run 1:
## ATM_TOP
module ATM_TOP #(parameter  P_WIDTH = 16,
                            B_WIDTH = 20, 
							C_WIDTH = 6)
( 
    input   wire                    clk,
    input   wire                    rst,
	input wire [C_WIDTH-1:0]         card_number,
	input wire                       card_in,
    input wire                      button_0,
    input wire                      button_1,
    input wire                      button_2,
    input wire                      button_3,
    input wire                      button_4,
    input wire                      button_5,
    input wire                      button_6,
    input wire                      button_7,
    input wire                      button_8,
    input wire                      button_9,
    input wire                      enter_button,
    input wire                      cancel_button,
    input wire                      withdraw_button,
    input wire                      deposit_button,
    input wire                      show_balance,
	input wire                      another_service,
    input wire                      English_button,
    input wire                      Arabic_button,
	input wire                      multiple_100_button,
    input wire                      multiple_1000_button,
    input wire     [B_WIDTH-1:0]     actual_deposit_value,
	input wire [31:0]                threshold,
	output wire	                         card_out,
	output wire  [B_WIDTH-1:0]     updated_balance,  
	output wire                    operation_done, 
	output wire                    error,
	output wire                    wrong_password
	);
clock: 3.39 ns
lec_check: 0
abc_area: 0
cap_margin: 20
core_margin: 2
core_utilization: 72
cts_cluster_diameter: 196
cts_cluster_size: 13
place_density_lb_addon: 0.28
setup_slack_margin: 0.94
slew_margin: 20
run.sh (not shown) runs the stock make flow with config.mk's settings and CLKGATE_MAP_FILE=.
Run 1 never completed; the flow aborted with a tool error in 5_1_grt.
The following lists how run 2 was set up differently from run 1:
- CTS_CLUSTER_SIZE: 13 -> unset
- CTS_CLUSTER_DIAMETER: 196 -> unset
- PLACE_DENSITY_LB_ADDON: 0.28 -> unset
- ABC_AREA: 0 -> unset
- CORE_UTILIZATION: 72 -> 40
- SETUP_SLACK_MARGIN: 0.94 -> 1.37
- the clock period (ns, I/O delays scaled along): 3.39 -> 5.35
[summary]
Status | run 2 and run 1 | clean except run 1
Looking at routability-driven placement congestion ratio, run 2 sits 1.8% lower than run 1 does.
Comparing run 2 against run 1, there is no change at all in unique cell type count in the Yosys netlist.
Diff run 1 -> run 2: synthesized cell count roughly the same, floorplan core density now sits lower.
Compared with run 1, run 2 shows floorplan die height that has gone up by more than a quarter.
[run 2] post-CTS setup repair buffer count fell 4 relative to run 1
Cell area after placement, run 2 vs run 1: down by a little under 10%
In run 2 relative to run 1, number of resized instances in the post-cts repair step had gone down by more than a quarter.
Compared with run 1, run 2 shows a area of the die that is 0.021 mm2 higher.
Edits applied to the flow inputs when going from run 2 to run 3:
- setting HOLD_SLACK_MARGIN to -0.02 for the first time
- setting CTS_CLUSTER_SIZE to 80 for the first time
- removing SETUP_SLACK_MARGIN (formerly 1.37)
- setting TNS_END_PERCENT to 85 for the first time
- changing the clock period (ns, I/O delays scaled along) from 5.35 to 6.0
Results
- Run 3 | status: complete | timing, DRC, antenna: pass
- Worst stage delay on the critical path sits higher in run 3 than in run 2.
- Diff run 3 and run 2: via density per instance lower in run 2
- Count of flip-flops and latches: run 2 vs run 3 identical
- Run 3 -> run 2: proportion of register bits with asynchronous set or reset after synthesis delta 0, exact match
- Lower sequential share of cell area was reported by run 2, not run 3.
- Number of cells in the finished layout apart from fillers: run 3 vs run 2 down 0.93%
- Placed wire-length estimate after detailed placement on run 3 is ahead of run 2.
- Compared with run 2, in run 3 largest net degree at the start of global routing now larger, combinational gate power now smaller, final hold slack comparable.
- Utilization run 2 -> run 3: down
### run 3 -> run 4
- TNS_END_PERCENT: 85 -> unset
- SETUP_SLACK_MARGIN: unset -> -0.35
- HOLD_SLACK_MARGIN: -0.02 -> unset
- CAP_MARGIN: 20 -> 5
- CTS_CLUSTER_SIZE: 80 -> unset
- CORE_UTILIZATION: 40 -> 67
- the clock period (ns, I/O delays scaled along): 6.0 -> 3.7
Results
The run showing the smaller utilization is run 3. In terms of top-level port count, run 4 and run 3 differ only marginally. Worst slack at placement ended up 1.0 ns lower on run 4 than on run 3. Run 4 against run 3: worst-case hold slack lower; area of the multi-input gates higher. Remaining max-slew budget at the tightest pin on run 4 is up relative to run 3. Complete run, failing final checks: run 4, reason setup timing. Run 4 and run 3 ended up with nearly the same synthesized-area fraction occupied by adder cells. Compared with run 3, run 4 is hungrier on power.
Here is what was changed in the inputs of run 5 compared with run 4.
- a change of CAP_MARGIN from 5 to 20
- a deleted SETUP_SLACK_MARGIN that had been -0.35
- a change of CORE_UTILIZATION from 67 to 40
- a change of the clock period (ns, I/O delays scaled along) from 3.7 to 5.35
- Run 5 completed every stage of the flow, and the final layout passed the timing, DRC and antenna checks.
- Delta (run 5 minus run 4): worst reg-to-reg setup slack climbed 1.17 ns, count of clock-buffer cells in the layout climbed 11%, global-route usage dropped 13 points.
- A highest signal layer in the routed design of met4 is what run 4 shows, while met5 belongs to run 5.
- Side by side, cell-internal power turned out lower in run 5 than in run 4.
- Of run 5 and run 4, it is run 5 that has the higher worst-skew pair later-pin latency.
- Comparing run 4 and run 5, the lower number of failing setup endpoints in the final timing report is on run 5.

== build 66 ==
ATM_TOP again, from the RTL that the note above started with.
## ATM_TOP
module ATM_TOP #(parameter  P_WIDTH = 16,
                            B_WIDTH = 20, 
							C_WIDTH = 6)
( 
    input   wire                    clk,
    input   wire                    rst,
	input wire [C_WIDTH-1:0]         card_number,
	input wire                       card_in,
    input wire                      button_0,
    input wire                      button_1,
    input wire                      button_2,
    input wire                      button_3,
    input wire                      button_4,
    input wire                      button_5,
    input wire                      button_6,
    input wire                      button_7,
    input wire                      button_8,
    input wire                      button_9,
    input wire                      enter_button,
    input wire                      cancel_button,
    input wire                      withdraw_button,
    input wire                      deposit_button,
    input wire                      show_balance,
	input wire                      another_service,
    input wire                      English_button,
    input wire                      Arabic_button,
	input wire                      multiple_100_button,
    input wire                      multiple_1000_button,
    input wire     [B_WIDTH-1:0]     actual_deposit_value,
	input wire [31:0]                threshold,
	output wire	                         card_out,
	output wire  [B_WIDTH-1:0]     updated_balance,  
	output wire                    operation_done, 
	output wire                    error,
	output wire                    wrong_password
	);
Settings: LEC_CHECK=0, ABC_AREA=0, CAP_MARGIN=20, CELL_PAD_IN_SITES_DETAIL_PLACEMENT=1, CELL_PAD_IN_SITES_GLOBAL_PLACEMENT=2, CORE_MARGIN=8, CORE_UTILIZATION=40, CTS_CLUSTER_DIAMETER=307, CTS_CLUSTER_SIZE=14, PLACE_DENSITY=0.38, SETUP_SLACK_MARGIN=0.53, SLEW_MARGIN=40, TNS_END_PERCENT=85; clock period 6.45 ns.
Build 66: no failed stages, no open violations at the end
Edits applied to the flow inputs when going from build 66 to build 42:
- changing CORE_UTILIZATION from 40 to 39
- removing SETUP_SLACK_MARGIN (formerly 0.53)
- changing SLEW_MARGIN from 40 to 20
- changing CORE_MARGIN from 8 to 2
- removing CELL_PAD_IN_SITES_DETAIL_PLACEMENT (formerly 1)
- removing CTS_CLUSTER_SIZE (formerly 14)
- removing ABC_AREA (formerly 0)
- removing CELL_PAD_IN_SITES_GLOBAL_PLACEMENT (formerly 2)
- removing PLACE_DENSITY (formerly 0.38)
- removing TNS_END_PERCENT (formerly 85)
- removing CTS_CLUSTER_DIAMETER (formerly 307)
- changing the clock period (ns, I/O delays scaled along) from 6.45 to 5.35
Utilization build 66 -> build 42: down. Lower worst hold margin was reported by build 42, not build 66. The run showing the greater number of antenna violations at the first check in global routing is build 42. Delta(fraction of power consumed by combinational cells, build 42 - build 66) < 0. Combinational share of cell area ends up lower on build 42. Status: routed via count parity (build 66, build 42). Cell area power density (build 42 vs. build 66) increases by more than a quarter.
The following lists how build 45 was set up differently from build 42:
- CORE_UTILIZATION now 67, was 39
- SETUP_SLACK_MARGIN now 1.17, previously not set
- the clock period (ns, I/O delays scaled along) now 4.28, was 5.35
Notes after the runs:
- Multi-input logic area in build 45 vs build 42: up about 6%
- Build 42 → build 45: global-route usage higher, die width dropped 51 um.
- actual_deposit_value[18] as the start point of the critical path was reported by build 42, and U0_user_interface.entry_value[6] by build 45.
- Summary of build 45 over build 42: worst slack after detailed placement down 480 ps; arrival time of the worst setup path grew by 200 ps; post-route cell area higher.
- In build 45, the final instance count without filler cells came out 208 below the value in build 42.
- Comparing the two runs side by side, build 45 comes out behind build 42 on final hold slack.
Setup changes, build 45 to build 63
- swapping 67 for 70 in CORE_UTILIZATION
- putting CTS_CLUSTER_DIAMETER at 196 where nothing was set
- clearing SETUP_SLACK_MARGIN, which used to be 1.17
- putting ABC_AREA at 1 where nothing was set
- swapping 4.28 for 2.97 in the clock period (ns, I/O delays scaled along)
### Flow results
- [compare] base=build 45 new=build 63: final clock skew saw little to no change, met1 layer wirelength in the final routing saw an increase, setup slack saw a decrease, number of logic stages on the critical path including buffering saw an increase.
- Against build 45 as the reference, build 63 delivers a higher layout-stage area growth over the synthesis result.
- [build 63] flow finished | final checks: failed | reasons: setup timing
- On build 63: die area is 580 um2 higher than what build 45 gave.
- Taking build 45 as the reference point, the sequential power of build 63 rises by about 40%.
- Build 63 against build 45: global-route wire length before repair moved up; achievable frequency saw an increase.
- Build 63 vs build 45, overall power consumption went up by about 54%.
> inputs changed (build 63 -> build 76)
- swapping 70 for 72 in CORE_UTILIZATION
- putting CTS_CLUSTER_SIZE at 15 where nothing was set
- putting HOLD_SLACK_MARGIN at 0.29 where nothing was set
- putting SETUP_SLACK_MARGIN at 0.85 where nothing was set
- putting PLACE_DENSITY_LB_ADDON at 0.04 where nothing was set
Results
- The log for build 76 ends in clock tree synthesis (4_1_cts) with error DPL-0033, so the run never completed.
- Between build 63 and build 76, the total nets after synthesis figures differ only marginally.
- Looking at floorplan core area, build 76 sits below build 63.
- Lower number of rows created at floorplan among build 63 and build 76: build 76
- From build 76 to build 63, area reported by Yosys stat did not move at all.
### build 76 -> build 37
- CORE_UTILIZATION now 40, was 72
- PLACE_DENSITY_LB_ADDON no longer set, was 0.04
- SETUP_SLACK_MARGIN no longer set, was 0.85
- CTS_CLUSTER_SIZE no longer set, was 15
- HOLD_SLACK_MARGIN no longer set, was 0.29
- ABC_AREA no longer set, was 1
- CTS_CLUSTER_DIAMETER no longer set, was 196
- the clock period (ns, I/O delays scaled along) now 7.66, was 2.97
## What came out
- Post-synth tally of flip-flops with integrated enable came out exactly the same in build 37 and build 76.
- Taking build 37 over build 76, the number of nets at floorplan ratio works out to 0.68.
- Relative to build 76, the HPWL after detailed placement measured on build 37 has decreased by more than 10%.
- From build 76 to build 37 the numbers moved as follows: proportion of synthesized area in mux cells higher; placeable core region up 69%; synthesized area went down about 6%.
- Build 76 → build 37: post-synthesis instance total decreased 868, area of the chip went up, count of unique library cells instantiated by Yosys +13, cell total in the yosys stat output shrank by 868.
- Having completed the whole flow, build 37 delivered a layout that passed the timing, DRC and antenna checks.
- Build 37: core utilization before placement is 32 points lower than what build 76 reported.

Starting RTL as in the previous note.
// ATM_TOP
module ATM_TOP #(parameter  P_WIDTH = 16,
                            B_WIDTH = 20, 
							C_WIDTH = 6)
( 
    input   wire                    clk,
    input   wire                    rst,
	input wire [C_WIDTH-1:0]         card_number,
	input wire                       card_in,
    input wire                      button_0,
    input wire                      button_1,
    input wire                      button_2,
    input wire                      button_3,
    input wire                      button_4,
    input wire                      button_5,
    input wire                      button_6,
    input wire                      button_7,
    input wire                      button_8,
    input wire                      button_9,
    input wire                      enter_button,
    input wire                      cancel_button,
    input wire                      withdraw_button,
    input wire                      deposit_button,
    input wire                      show_balance,
	input wire                      another_service,
    input wire                      English_button,
    input wire                      Arabic_button,
	input wire                      multiple_100_button,
    input wire                      multiple_1000_button,
    input wire     [B_WIDTH-1:0]     actual_deposit_value,
	input wire [31:0]                threshold,
	output wire	                         card_out,
	output wire  [B_WIDTH-1:0]     updated_balance,  
	output wire                    operation_done, 
	output wire                    error,
	output wire                    wrong_password
	);
==> flow/config.mk <==
export PLATFORM = sky130hd
export DESIGN_NAME = ATM_TOP
export DESIGN_NICKNAME = ATM_TOP
export VERILOG_FILES = /design/flow/design.v
export SDC_FILE = /design/flow/constraint.sdc
export NUM_CORES = 4
export LEC_CHECK = 0
export ABC_AREA = 1
export CAP_MARGIN = 20
export CELL_PAD_IN_SITES_GLOBAL_PLACEMENT = 2
export CORE_MARGIN = 8
export CORE_UTILIZATION = 40
export CTS_CLUSTER_DIAMETER = 307
export CTS_CLUSTER_SIZE = 14
export PLACE_DENSITY = 0.38
export SETUP_SLACK_MARGIN = 0.53
export SLEW_MARGIN = 10
export TNS_END_PERCENT = 85
==> flow/constraint.sdc <==
create_clock -name core_clock -period 6.45 [get_ports {clk}]
set_input_delay 1.2900 -clock core_clock [delete_from_list [all_inputs] [get_ports {clk}]]
set_output_delay 1.2900 -clock core_clock [all_outputs]
set_load 0.01 [all_outputs]
The baseline finished clean.
Edit:
ABC_AREA = default   (was 1)
CELL_PAD_IN_SITES_GLOBAL_PLACEMENT = default   (was 2)
CORE_MARGIN = 2   (was 8)
CORE_UTILIZATION = 15   (was 40)
CTS_CLUSTER_DIAMETER = default   (was 307)
CTS_CLUSTER_SIZE = default   (was 14)
PLACE_DENSITY = default   (was 0.38)
SETUP_SLACK_MARGIN = default   (was 0.53)
SLEW_MARGIN = 20   (was 10)
TNS_END_PERCENT = default   (was 85)
clock period = 7.4 ns   (was 6.45 ns; I/O delays follow)
The new run went through all stages and came out clean.
Clock power grows by 16%.
Total power drops by 8.0%.
Clock-buffer cell count is unchanged.
Critical path depth decreases by 4.
Final area rose by 3.6%.
Clock skew climbs by 0.0061 ns.
Core utilization decreases by 26 points.
Die area goes up by 120%.
Synthesized cell count falls by 33%.
Wire length came out lower by 20%.
Flip-flop count stays the same.

## pepper
ATM_TOP again, from the RTL that the note above started with.
clock: 3.39 ns
lec_check: 0
abc_area: 0
cap_margin: 20
core_margin: 2
core_utilization: 72
cts_cluster_diameter: 196
place_density_lb_addon: 0.28
setup_slack_margin: 1.01
slew_margin: 20
pepper did not run to completion, as it errored out during global routing.
[inputs] violet vs pepper
Settings: changing ABC_AREA from 0 to 1; removing PLACE_DENSITY_LB_ADDON (formerly 0.28); removing SETUP_SLACK_MARGIN (formerly 1.01); changing CTS_CLUSTER_DIAMETER from 196 to 375; changing the clock period (ns, I/O delays scaled along) from 3.39 to 3.46.
Notes after the runs:
violet ended with every stage complete and zero timing, DRC or antenna violations.
pepper → violet: register share after synthesis lost 3.0 points; total cell area reported by yosys after synthesis went up 6.7%; arithmetic-cell share of the synthesized area counting full adders, half adders and majority gates shrank by 0.19 points; maximum clock insertion buffer count held.
Here is what was changed in the inputs of sierra compared with violet.
Settings: changing CAP_MARGIN from 20 to 5; setting SETUP_SLACK_MARGIN to 1.08 for the first time; setting CTS_CLUSTER_SIZE to 15 for the first time; setting PLACE_DENSITY to 0.94 for the first time; removing CTS_CLUSTER_DIAMETER (formerly 375); changing the clock period (ns, I/O delays scaled along) from 3.46 to 3.7.
Findings:
sierra did not run to completion, as it errored out during global routing.
Taking violet as the reference, in sierra number of instances in the placed design has decreased; instance area at placement has remained practically unchanged.
Re area reported by Yosys stat: no difference whatsoever between violet and sierra.
violet -> sierra: die outline height delta 0, exact match
Input-level comparison between raven and sierra:
Settings: SETUP_SLACK_MARGIN: 1.08 -> unset; CAP_MARGIN: 5 -> 20; CTS_CLUSTER_SIZE: 15 -> unset; CORE_UTILIZATION: 72 -> 40; ABC_AREA: 1 -> unset; PLACE_DENSITY: 0.94 -> unset; the clock period (ns, I/O delays scaled along): 3.7 -> 6.0.
### Flow results
raven: PASS, flow complete, no timing, DRC or antenna violations. Looking at full die area, raven sits 67% higher than sierra does. Delta (raven minus sierra): synthesized cell count fell 33%, fraction of synthesized cell area in xor and xnor cells moved up. Going from sierra to raven, the post-synthesis cell area was found to have gone down by about 6%. Post-detailed-placement cell area (sierra / raven): 1.05. Of raven and sierra, it is raven that has the higher total CTS buffers.
diff inputs: raven => quartz
Settings: swapping 2 for 6 in CORE_MARGIN; putting TNS_END_PERCENT at 85 where nothing was set; putting CTS_CLUSTER_SIZE at 14 where nothing was set.
Notes after the runs:
- Sort quartz and raven by detailed-route wire length per cell asc -> top: raven
- Total power: quartz worse than raven
- quartz against raven: post-layout worst setup margin went up by 0.081 ns, total net switching power down 0.39%.
- Re cell area after layout: quartz and raven aren't equal, and the higher value belongs to quartz.
- The run with more routed wire is quartz, not raven.
- Across quartz and raven, none had a timing, DRC or antenna violation.
- Relative to raven, area fraction of clock buffers and clock inverters increased by 0.61 points in quartz.
- quartz ended with more area growth from synthesis to layout than raven.
- Delta(fmax, quartz - raven) > 0
Here is what was changed in the inputs of maple compared with quartz.
Settings: changing CORE_MARGIN from 6 to 8; setting ABC_AREA to 0 for the first time; setting CTS_CLUSTER_DIAMETER to 307 for the first time; changing SLEW_MARGIN from 20 to 15; setting CELL_PAD_IN_SITES_GLOBAL_PLACEMENT to 2 for the first time; setting SETUP_SLACK_MARGIN to 0.53 for the first time; changing the clock period (ns, I/O delays scaled along) from 6.0 to 6.45.
## What came out
- Accumulated negative setup slack came out exactly the same in quartz and maple.
- Against quartz as the reference, maple delivers a lower worst slew slack as a fraction of its limit.
- Of quartz and maple, the lower final routed wirelength across all metal layers belongs to quartz.
- maple vs quartz — switching power total dropped 0.18 mW.
- Higher combinational share of power among quartz and maple: maple
- Count of clock-buffer cells in the layout | maple below quartz
Power and IR drop assume default switching activity.
